## lane 1
## FPA_final
module FPA_final (
input clk,
input rst,
input [31 : 0] in1,
input [31 : 0] in2,
output [31 : 0] OUT
);
Settings: LEC_CHECK=0, CAP_MARGIN=40, CELL_PAD_IN_SITES_GLOBAL_PLACEMENT=1, CORE_ASPECT_RATIO=0.5, CORE_MARGIN=2, CORE_UTILIZATION=60, CTS_CLUSTER_DIAMETER=254, CTS_CLUSTER_SIZE=98, PLACE_DENSITY=0.41, SLEW_MARGIN=20, TNS_END_PERCENT=5; clock period 22.0 ns.
run.sh (not shown) runs the stock make flow with config.mk's settings and CLKGATE_MAP_FILE=.
Modified inputs, lane 2 compared to lane 1
==> flow/config.mk <==
export PLATFORM = sky130hd
export DESIGN_NAME = FPA_final
export DESIGN_NICKNAME = FPA_final
export VERILOG_FILES = /design/flow/design.v
export SDC_FILE = /design/flow/constraint.sdc
export NUM_CORES = 4
export LEC_CHECK = 0
export CAP_MARGIN = 20
export CORE_MARGIN = 9
export CORE_UTILIZATION = 50
export GPL_TIMING_DRIVEN = 0
export MIN_ROUTING_LAYER = met2
export PLACE_DENSITY_LB_ADDON = 0.25
export SLEW_MARGIN = 20
### Flow results
In the summary table, lane 2 is marked failed, with error GRT-0116 raised in global routing (5_1_grt).
Between lane 1 and lane 2, minimum setup slack after placement is higher for lane 1, lane 2 comes in under that.
On vertical die size: between lane 1 and lane 2, it ends up lower for lane 1.
Placer congestion estimate ended up 7.8% higher on lane 2 than on lane 1.
Looking at lane 1 and lane 2, the synthesized cell count is a wash.
From lane 1 to lane 2, post-synthesis chip area from yosys did not move at all.
Lane 1 fits on a die that is smaller than the die of lane 2.
Relative to lane 1, core region area increased by 20% in lane 2.
Going from lane 1 to lane 2, half-perimeter wire length of the detailed placement result grew by more than a quarter.

Setup of job 1657:
Starting RTL as in the previous note.
## FPA_final
module FPA_final (
input clk,
input rst,
input [31 : 0] in1,
input [31 : 0] in2,
output [31 : 0] OUT
);
make LEC_CHECK=0 CAP_MARGIN=20 CORE_MARGIN=2 CORE_UTILIZATION=40 GPL_TIMING_DRIVEN=0 SLEW_MARGIN=5 finish   # period 22.0 ns
Having completed the whole flow, job 1657 delivered a layout that passed the timing, design-rule and antenna checks.
Setup changes, job 1657 to job 1249
# job 1657
export LEC_CHECK = 0
export CAP_MARGIN = 20
export CORE_MARGIN = 2
export CORE_UTILIZATION = 40
export GPL_TIMING_DRIVEN = 0
export SLEW_MARGIN = 5
create_clock -name core_clock -period 22.0 [get_ports {clk}]
# job 1249
export LEC_CHECK = 0
export CAP_MARGIN = 20
export CORE_MARGIN = 2
export CORE_UTILIZATION = 59
export SLEW_MARGIN = 20
create_clock -name core_clock -period 11.1 [get_ports {clk}]
==> comparison <==
Apart from job 1249, each of job 1249 and job 1657 ends the flow with a layout that passes the timing, design-rule and antenna checks.
XOR/XNOR share of the synthesized area came out exactly the same in job 1249 and job 1657.
For the die height, job 1249 came in about 17% lower than job 1657 did.
The number of gates resized after CTS of job 1249 exceeds that of job 1657 by 113.
Job 1657 and job 1249 ended up with roughly the same count of instantiated cells in the yosys netlist.
Job 1249 vs. job 1657: synthesized area essentially unchanged; half-perimeter wire length after placement decreased 5.6 mm; standard cell area after detailed placement increased 5000 um^2; area of the chip decreased 32%.
| die width | lower: job 1249 |
[diff] pre-CTS setup slack, job 1249 relative to job 1657: regression
Here is what was changed in the inputs of job 2829 compared with job 1249.
# job 1249
export LEC_CHECK = 0
export CAP_MARGIN = 20
export CORE_MARGIN = 2
export CORE_UTILIZATION = 59
export SLEW_MARGIN = 20
create_clock -name core_clock -period 11.1 [get_ports {clk}]
# job 2829
export LEC_CHECK = 0
export CAP_MARGIN = 20
export CORE_MARGIN = 2
export CORE_UTILIZATION = 45
export SETUP_SLACK_MARGIN = -0.41
export SLEW_MARGIN = 20
create_clock -name core_clock -period 11.1 [get_ports {clk}]
### Flow results
- The layout from job 2829, despite a flow that completed every stage, fails the layout checks, with the failing checks listed as setup timing.
- In the metrics for job 2829 and job 1249, the one carrying the lower count of cells resized by post-cts repair is job 2829.
- Changes observed in job 2829 relative to job 1249: floorplan die width +14%; net count after synthesis ~0 delta.
- Worst-case clock buffer depth across job 2829 and job 1249: no real change.
- The chip height in job 2829 was higher than what job 1249 gave.
Here is what was changed in the inputs of job 291 compared with job 2829.
# job 2829
export LEC_CHECK = 0
export CAP_MARGIN = 20
export CORE_MARGIN = 2
export CORE_UTILIZATION = 45
export SETUP_SLACK_MARGIN = -0.41
export SLEW_MARGIN = 20
create_clock -name core_clock -period 11.1 [get_ports {clk}]
# job 291
export LEC_CHECK = 0
export CAP_MARGIN = 20
export CORE_MARGIN = 2
export CORE_UTILIZATION = 59
export SLEW_MARGIN = 20
create_clock -name core_clock -period 20.0 [get_ports {clk}]
[summary]
- Looking at the reports, job 291 completed the entire flow and the layout it produced met the timing, design-rule and antenna checks.
- Comparing switching portion of total power for job 291 and job 2829, the bigger number came from job 291.
- As far as AND-OR/OR-AND share of the synthesized area goes, job 291 and job 2829 are indistinguishable; the numbers are identical.
- Looking at capturing element of the worst setup path, the output_reg.out[9] result is from job 291; the output_reg.out[22] one comes from job 2829.
- Final area (higher): job 2829
- Later-pin clock latency in the skew report essentially unchanged between job 2829 and job 291.
- Job 2829 vs job 291, startpoint of the worst setup timing path: operand1_reg.out[23] vs operand1_reg.out[28]
- Looking at count of instances resized after the clock tree is built, job 291 sits below job 2829.
Power figures rest on the tool's default switching activity, not on a simulated workload.
